==> flow/design.v (excerpt) <==
module ahb_to_apb_bridge
#(
        parameter AHB_AW = 32,
        parameter APB_AW = 32,
        parameter AHB_DW = 32,
        parameter APB_DW = 8,
        parameter FIFO_SIZE = 8
)
(
        HCLK,        
        HRESETn,     
        HADDR,       
        HSIZE,       
        HWDATA,      
        HWRITE,      
        HRDATA,      
        HREADY,      
        HRESP,       
        HSELAPB,     
        PADDR,       
        PSEL,        
        PENABLE,     
        PWRITE,      
        PWDATA,      
        PRDATA,      
        PREADY,      
        PSLVERR      
);
localparam RATIO = AHB_DW / APB_DW;
input                   HCLK;
input                   HRESETn;
input [(AHB_AW-1):0]    HADDR;
input [2:0]             HSIZE;
input [(AHB_DW-1):0]    HWDATA;
input                   HWRITE;
input                   HSELAPB;
output [(AHB_DW-1):0]   HRDATA;
output                  HREADY;
output                  HRESP;
input [(APB_DW-1):0]    PRDATA;
input                   PREADY;
input                   PSLVERR;
output [(APB_AW-1):0]   PADDR;
output                  PSEL;
output                  PENABLE;
output                  PWRITE;
output [(APB_DW-1):0]   PWDATA;
wire                    w_hwrite_ahb_to_apb;
wire [AHB_DW - 1 : 0]   w_hrdata_apb_to_ahb;
wire [AHB_AW - 1 : 0]   w_haddr;
wire [2:0]              w_hsize;
wire                    w_hready;
wire                    w_fifo_empty;
wire                    w_fifo_full;
wire [AHB_DW - 1 : 0]   w_hrdata_hrdata_r_to_ahb;
wire                    w_hresp_apb_to_ahb;
  ...
Size: roughly 2600 cells after synthesis, roughly 670 flip-flops, about 160 I/O pins.
Settings: LEC_CHECK=0, ABC_AREA=1, CAP_MARGIN=20, CELL_PAD_IN_SITES_GLOBAL_PLACEMENT=0, CORE_ASPECT_RATIO=1.44, CORE_MARGIN=3, CORE_UTILIZATION=66, CTS_CLUSTER_DIAMETER=42, CTS_CLUSTER_SIZE=29, MAX_ROUTING_LAYER=met4, PLACE_DENSITY_LB_ADDON=0.26, SLEW_MARGIN=20; clock period 3.41 ns.
run.sh (not shown) runs the stock make flow with config.mk's settings and CLKGATE_MAP_FILE=.
Change:
- ABC_AREA: 1 -> default
- CELL_PAD_IN_SITES_GLOBAL_PLACEMENT: 0 -> default
- CORE_ASPECT_RATIO: 1.44 -> default
- CORE_MARGIN: 3 -> 2
- CORE_UTILIZATION: 66 -> 40
- CTS_CLUSTER_DIAMETER: 42 -> default
- CTS_CLUSTER_SIZE: 29 -> default
- MAX_ROUTING_LAYER: met4 -> default
- PLACE_DENSITY_LB_ADDON: 0.26 -> default
- clock period: 3.41 -> 5.23 ns (I/O delays scaled with it)
Outcome: The changed run produced a clean layout. Final area fell by 3.1%. Die size rose by 53%. Wire length fell by 19%. Hold slack gets better by 0.20 ns. Non-clock buffer count fell by 49. Worst setup slack gets better by 0.40 ns.
Change:
- CORE_UTILIZATION: 40 -> 72
- CTS_CLUSTER_DIAMETER: default -> 352
- CTS_CLUSTER_SIZE: default -> 31
- clock period: 5.23 -> 2.9 ns (I/O delays scaled with it)
=> Now the flow produced a layout that fails on negative setup slack. Die area shrinks by 44%. Wire length shrinks by 3.0%. Final cell count went down by 15%. Clock skew decreases by 0.0039 ns. Sequential share of layout area rose by 1.5 points. Setup slack is worse by 1.1 ns. Design area drops by 2.4%. Via count climbs by 4.3%. Global-route usage grows by 13 points. Core utilization climbs by 37 points. Clock-buffer cell count falls by 54.
Change:
- CAP_MARGIN: 20 -> 0
- CTS_CLUSTER_DIAMETER: 352 -> 93
- CTS_CLUSTER_SIZE: 31 -> default
- HOLD_SLACK_MARGIN: default -> -0.09
- PLACE_DENSITY: default -> 0.39
- SETUP_SLACK_MARGIN: default -> -0.27
The new run finished but fails on negative setup slack. Total power grows by 20%. Maximum frequency shrinks by 2.7%. Wire length grows by 13%. Core utilization grows by 3.3 points. Via count grows by 5.0%. Final cell count grows by 2.7%. Setup slack is worse by 0.096 ns. Non-clock buffer count shrinks by 12. Area after synthesis does not change. Clock-buffer cell count grows by 47. Die area is unchanged.

== build 41 ==
ahb_to_apb_bridge again, from the RTL that the note above started with.
==> flow/config.mk <==
export PLATFORM = sky130hd
export DESIGN_NAME = ahb_to_apb_bridge
export DESIGN_NICKNAME = ahb_to_apb_bridge
export VERILOG_FILES = /design/flow/design.v
export SDC_FILE = /design/flow/constraint.sdc
export NUM_CORES = 4
export LEC_CHECK = 0
export CAP_MARGIN = 20
export CORE_ASPECT_RATIO = 1.04
export CORE_MARGIN = 2
export CORE_UTILIZATION = 40
export CTS_CLUSTER_SIZE = 92
export SLEW_MARGIN = 20
==> flow/constraint.sdc <==
create_clock -name core_clock -period 6.0 [get_ports {HCLK}]
set_input_delay 1.2000 -clock core_clock [delete_from_list [all_inputs] [get_ports {HCLK}]]
set_output_delay 1.2000 -clock core_clock [all_outputs]
set_load 0.01 [all_outputs]
Input-level comparison between build 18 and build 41:
# build 41
export LEC_CHECK = 0
export CAP_MARGIN = 20
export CORE_ASPECT_RATIO = 1.04
export CORE_MARGIN = 2
export CORE_UTILIZATION = 40
export CTS_CLUSTER_SIZE = 92
export SLEW_MARGIN = 20
create_clock -name core_clock -period 6.0 [get_ports {HCLK}]
# build 18
export LEC_CHECK = 0
export CAP_MARGIN = 20
export CORE_MARGIN = 2
export CORE_UTILIZATION = 34
export SLEW_MARGIN = 20
create_clock -name core_clock -period 5.23 [get_ports {HCLK}]
--- outcome ---
- Comparing build 18 and build 41, the higher worst setup slack was measured on build 41.
- The width of the die in build 41 is 0.905 times that in build 18.
- Build 41 → build 18: clock group share of total power now sits lower; post-CTS setup buffer count now sits at about the same level.
## Diff of input files: build 78 against build 18
# build 18
export LEC_CHECK = 0
export CAP_MARGIN = 20
export CORE_MARGIN = 2
export CORE_UTILIZATION = 34
export SLEW_MARGIN = 20
create_clock -name core_clock -period 5.23 [get_ports {HCLK}]
# build 78
export LEC_CHECK = 0
export CAP_MARGIN = 20
export CORE_MARGIN = 2
export CORE_UTILIZATION = 40
export SETUP_SLACK_MARGIN = -0.49
export SLEW_MARGIN = 20
create_clock -name core_clock -period 5.23 [get_ports {HCLK}]
## What came out
Status | build 18 and build 78 | clean. Build 78 vs build 18 on power share of the clock group: build 78 is the higher one. The met2 track demand over resource in global routing in build 78 was higher than what build 18 gave. Non-clock buffer area fraction after layout: build 18 vs build 78, no meaningful difference. Lower final standard cell utilization of the core goes to build 18 over build 78. Comparing build 18 and build 78, the lower sequential share of layout area is on build 18. As far as proportion of register bits with asynchronous set or reset after synthesis is concerned, build 78 and build 18 perform about the same. Taking build 18 as the reference point, the met1 wire length of build 78 falls by 1200 um. On build 78: peak ir drop on the vdd network is about 10% higher than what build 18 gave. In the reports for build 18 and build 78, the larger data arrival time at the worst-slack endpoint belongs to build 78.
--- input diff build 78..build 62 ---
# build 78
export LEC_CHECK = 0
export CAP_MARGIN = 20
export CORE_MARGIN = 2
export CORE_UTILIZATION = 40
export SETUP_SLACK_MARGIN = -0.49
export SLEW_MARGIN = 20
create_clock -name core_clock -period 5.23 [get_ports {HCLK}]
# build 62
export LEC_CHECK = 0
export CAP_MARGIN = 0
export CORE_MARGIN = 2
export CORE_UTILIZATION = 70
export CTS_CLUSTER_DIAMETER = 93
export SLEW_MARGIN = 20
create_clock -name core_clock -period 2.9 [get_ports {HCLK}]
--- outcome ---
Build 78 completed end to end with timing, DRC and antenna clean.
The flow completed for build 62, but it is not clean: the layout still shows setup timing.
As far as non-clock inverter instance count of the final layout goes, build 62 and build 78 are indistinguishable; the numbers are identical.
In the reports for build 62 and build 78, the smaller count of TritonRoute iterations in the first routing pass belongs to build 78.
Diff build 78 -> build 62: setup slack saw a decrease, number of clock buffers in the layout saw an increase.
Min number of antenna violations at the first check in global routing across build 62 and build 78: build 62
The transition at the pin with the smallest max-transition slack reported for build 62 is smaller than that of build 78 by 0.42 ns.
Looking at number of nets in the finished design, build 62 sits 6.4% above build 78.
Diff build 62..build 78 | total grt overflow | unchanged
Build 62 vs. build 78: count of nets left with antenna violations after detail routing level, relative contribution of combinational cells to total power level.
For build 95, these inputs were changed with respect to build 62:
# build 62
export LEC_CHECK = 0
export CAP_MARGIN = 0
export CORE_MARGIN = 2
export CORE_UTILIZATION = 70
export CTS_CLUSTER_DIAMETER = 93
export SLEW_MARGIN = 20
create_clock -name core_clock -period 2.9 [get_ports {HCLK}]
# build 95
export LEC_CHECK = 0
export CAP_MARGIN = 0
export CORE_MARGIN = 2
export CORE_UTILIZATION = 72
export CTS_CLUSTER_DIAMETER = 93
export HOLD_SLACK_MARGIN = -0.09
export SETUP_SLACK_MARGIN = -0.27
export SLEW_MARGIN = 20
create_clock -name core_clock -period 2.9 [get_ports {HCLK}]
- Final checks on build 95, whose flow otherwise completed, came back failing, citing setup timing.
- Area share of buffers outside the clock network ends up higher on build 62.
- Summary of build 95 over build 62: final clock skew increased 0.0065 ns, mean routed wirelength per cell increased about 7.5%, tally of non-filler cells in the final layout decreased 77.
- Going from build 62 to build 95, the aggregate routed wire length was found to have gone up by 3.9%.
### build 95 -> build 15
# build 95
export LEC_CHECK = 0
export CAP_MARGIN = 0
export CORE_MARGIN = 2
export CORE_UTILIZATION = 72
export CTS_CLUSTER_DIAMETER = 93
export HOLD_SLACK_MARGIN = -0.09
export SETUP_SLACK_MARGIN = -0.27
export SLEW_MARGIN = 20
create_clock -name core_clock -period 2.9 [get_ports {HCLK}]
# build 15
export LEC_CHECK = 0
export CAP_MARGIN = 20
export CORE_MARGIN = 2
export CORE_UTILIZATION = 40
export SLEW_MARGIN = 20
create_clock -name core_clock -period 6.0 [get_ports {HCLK}]
[summary]
- Build 15 completed; timing, DRC and antenna clean
- Build 15 against build 95: ratio of routed vias to standard cells dropped 20%; share of the synthesized netlist area taken by xor and xnor gates barely changed; combinational power share fell by 0.7 points.

Starting RTL as in the previous note.
==> flow/config.mk <==
export PLATFORM = sky130hd
export DESIGN_NAME = ahb_to_apb_bridge
export DESIGN_NICKNAME = ahb_to_apb_bridge
export VERILOG_FILES = /design/flow/design.v
export SDC_FILE = /design/flow/constraint.sdc
export NUM_CORES = 4
export LEC_CHECK = 0
export ABC_AREA = 1
export CAP_MARGIN = 5
export CELL_PAD_IN_SITES_DETAIL_PLACEMENT = 1
export CELL_PAD_IN_SITES_GLOBAL_PLACEMENT = 2
export CORE_ASPECT_RATIO = 0.52
export CORE_MARGIN = 10
export CORE_UTILIZATION = 21
export CTS_CLUSTER_DIAMETER = 42
export CTS_CLUSTER_SIZE = 78
export GPL_ROUTABILITY_DRIVEN = 0
export MAX_ROUTING_LAYER = met5
export MIN_ROUTING_LAYER = met2
export PLACE_DENSITY_LB_ADDON = 0.28
export SETUP_SLACK_MARGIN = 0.74
export SLEW_MARGIN = 10
export TNS_END_PERCENT = 80
==> flow/constraint.sdc <==
create_clock -name core_clock -period 7.14 [get_ports {HCLK}]
set_input_delay 1.4280 -clock core_clock [delete_from_list [all_inputs] [get_ports {HCLK}]]
set_output_delay 1.4280 -clock core_clock [all_outputs]
set_load 0.01 [all_outputs]
Next try:
==> flow/config.mk (replaced) <==
export PLATFORM = sky130hd
export DESIGN_NAME = ahb_to_apb_bridge
export DESIGN_NICKNAME = ahb_to_apb_bridge
export VERILOG_FILES = /design/flow/design.v
export SDC_FILE = /design/flow/constraint.sdc
export NUM_CORES = 4
export LEC_CHECK = 0
export CAP_MARGIN = 20
export CORE_MARGIN = 2
export CORE_UTILIZATION = 66
export SLEW_MARGIN = 20
==> flow/constraint.sdc (replaced) <==
create_clock -name core_clock -period 2.9 [get_ports {HCLK}]
set_input_delay 0.5800 -clock core_clock [delete_from_list [all_inputs] [get_ports {HCLK}]]
set_output_delay 0.5800 -clock core_clock [all_outputs]
set_load 0.01 [all_outputs]
Effect: The new run completed and failed the layout checks on setup timing; power is higher by 47%; clock skew is lower by 0.0091 ns; design area is lower by 5.6%.
Next try:
--- a/flow/config.mk
+++ b/flow/config.mk
@@ -7,5 +7,10 @@
 export LEC_CHECK = 0
 export CAP_MARGIN = 20
+export CORE_ASPECT_RATIO = 0.71
 export CORE_MARGIN = 2
-export CORE_UTILIZATION = 66
+export CORE_UTILIZATION = 72
+export CTS_CLUSTER_DIAMETER = 352
+export CTS_CLUSTER_SIZE = 31
+export PLACE_DENSITY_LB_ADDON = 0.07
+export SETUP_SLACK_MARGIN = 0.84
 export SLEW_MARGIN = 20
Result:
- The changed run failed in clock tree synthesis on DPL-0033
- die area falls by a little under a tenth
- synthesized cell count does not change
- area after synthesis stays the same

Setup of build 67:
ahb_to_apb_bridge again, from the RTL that the note above started with.
==> flow/config.mk <==
export PLATFORM = sky130hd
export DESIGN_NAME = ahb_to_apb_bridge
export DESIGN_NICKNAME = ahb_to_apb_bridge
export VERILOG_FILES = /design/flow/design.v
export SDC_FILE = /design/flow/constraint.sdc
export NUM_CORES = 4
export LEC_CHECK = 0
export CAP_MARGIN = 25
export CELL_PAD_IN_SITES_DETAIL_PLACEMENT = 0
export CELL_PAD_IN_SITES_GLOBAL_PLACEMENT = 3
export CORE_ASPECT_RATIO = 1.48
export CORE_MARGIN = 6
export CORE_UTILIZATION = 40
export CTS_CLUSTER_SIZE = 32
export HOLD_SLACK_MARGIN = 0.27
export MAX_ROUTING_LAYER = met4
export SETUP_SLACK_MARGIN = 1.35
export SLEW_MARGIN = 20
export TNS_END_PERCENT = 50
==> flow/constraint.sdc <==
create_clock -name core_clock -period 5.91 [get_ports {HCLK}]
set_input_delay 1.1820 -clock core_clock [delete_from_list [all_inputs] [get_ports {HCLK}]]
set_output_delay 1.1820 -clock core_clock [all_outputs]
set_load 0.01 [all_outputs]
Build 67 ended with every stage complete and zero timing, DRC or antenna violations.
[inputs] build 39 vs build 67
- CELL_PAD_IN_SITES_GLOBAL_PLACEMENT now 1, was 3
- CORE_MARGIN now 7, was 6
Against build 67, clock skew in build 39 came out worse. Looking at build 67 and build 39, the final cell count is a wash. Arrival time of data at the critical path endpoint: build 39 < build 67.
The inputs of build 13 differ from those of build 39 as listed below.
- CELL_PAD_IN_SITES_GLOBAL_PLACEMENT no longer set, was 1
- SETUP_SLACK_MARGIN no longer set, was 1.35
- CAP_MARGIN now 20, was 25
- CORE_MARGIN now 2, was 7
- MAX_ROUTING_LAYER no longer set, was met4
- TNS_END_PERCENT no longer set, was 50
- CTS_CLUSTER_SIZE no longer set, was 32
- HOLD_SLACK_MARGIN no longer set, was 0.27
- CORE_ASPECT_RATIO no longer set, was 1.48
- CORE_UTILIZATION now 66, was 40
- CTS_CLUSTER_DIAMETER now 366, previously not set
- CELL_PAD_IN_SITES_DETAIL_PLACEMENT no longer set, was 0
- the clock period (ns, I/O delays scaled along) now 2.92, was 5.91
From the logs: build 13 reached the end of the flow and failed the layout checks with negative setup slack. Of the two values seen for cell with the largest stage delay on the worst path, sky130_fd_sc_hd__mux4_2 was produced by build 39 and sky130_fd_sc_hd__dfrtp_4 by build 13. Taking build 39 as the reference, in build 13 met2 track demand over resource in global routing rose 15 points, met1 layer wirelength in the final routing moved down, global-route usage grew by 12 points. Higher detailed-route via count goes to build 13 over build 39. Build 13 against build 39: relative area of non-clock buffer cells in the final design rose 4.3 points; via count of the first global-routing pass moved up; overall die area went down about 43%; worst setup slack lost 1.97 ns. The final wirelength in build 13 was lower than what build 39 gave. In the metrics for build 13 and build 39, the one carrying the lower net switching share of the total power is build 39.

Starting RTL as in the previous note.
export LEC_CHECK = 0
export ABC_AREA = 1
export CAP_MARGIN = 20
export CORE_ASPECT_RATIO = 0.5
export CORE_MARGIN = 2
export CORE_UTILIZATION = 72
export CTS_CLUSTER_SIZE = 10
export PLACE_DENSITY = 0.42
export SLEW_MARGIN = 30
export TNS_END_PERCENT = 10
create_clock -name core_clock -period 2.9 [get_ports {HCLK}]
The first run completed, yet does not pass: setup timing.
Change:
- ABC_AREA: 1 -> default
- CAP_MARGIN: 20 -> 0
- CORE_ASPECT_RATIO: 0.5 -> default
- CTS_CLUSTER_DIAMETER: default -> 93
- CTS_CLUSTER_SIZE: 10 -> 14
- PLACE_DENSITY: 0.42 -> default
- SETUP_SLACK_MARGIN: default -> 0.45
- SLEW_MARGIN: 30 -> 20
- TNS_END_PERCENT: 10 -> default
Result: The new run completed, yet does not pass: setup timing. Routed wire length is lower by 1.5%. Sequential share of layout area is higher by 1.2 points. Cell count is lower by 33%. Non-clock buffer count is higher by 85. Cell area is lower by 2.1%. Setup slack is worse by 710 ps.
Change:
- CAP_MARGIN: 0 -> 35
- CTS_CLUSTER_SIZE: 14 -> default
- HOLD_SLACK_MARGIN: default -> -0.09
- PLACE_DENSITY: default -> 0.64
- SETUP_SLACK_MARGIN: 0.45 -> -0.27
The changed run completed, yet does not pass: setup timing.
Worst setup slack gets better by 230 ps.
Routed wire length is lower by about 13%.
Cell area fell by about 1.5%.
Non-clock buffer count came out lower by 60.
Cell count drops by about 1.8%.
Total power rose by 6.5%.
Synthesized area stays the same.
Via count decreases by about 6%.
No activity file was given, so power comes from the tool's default toggle rates.
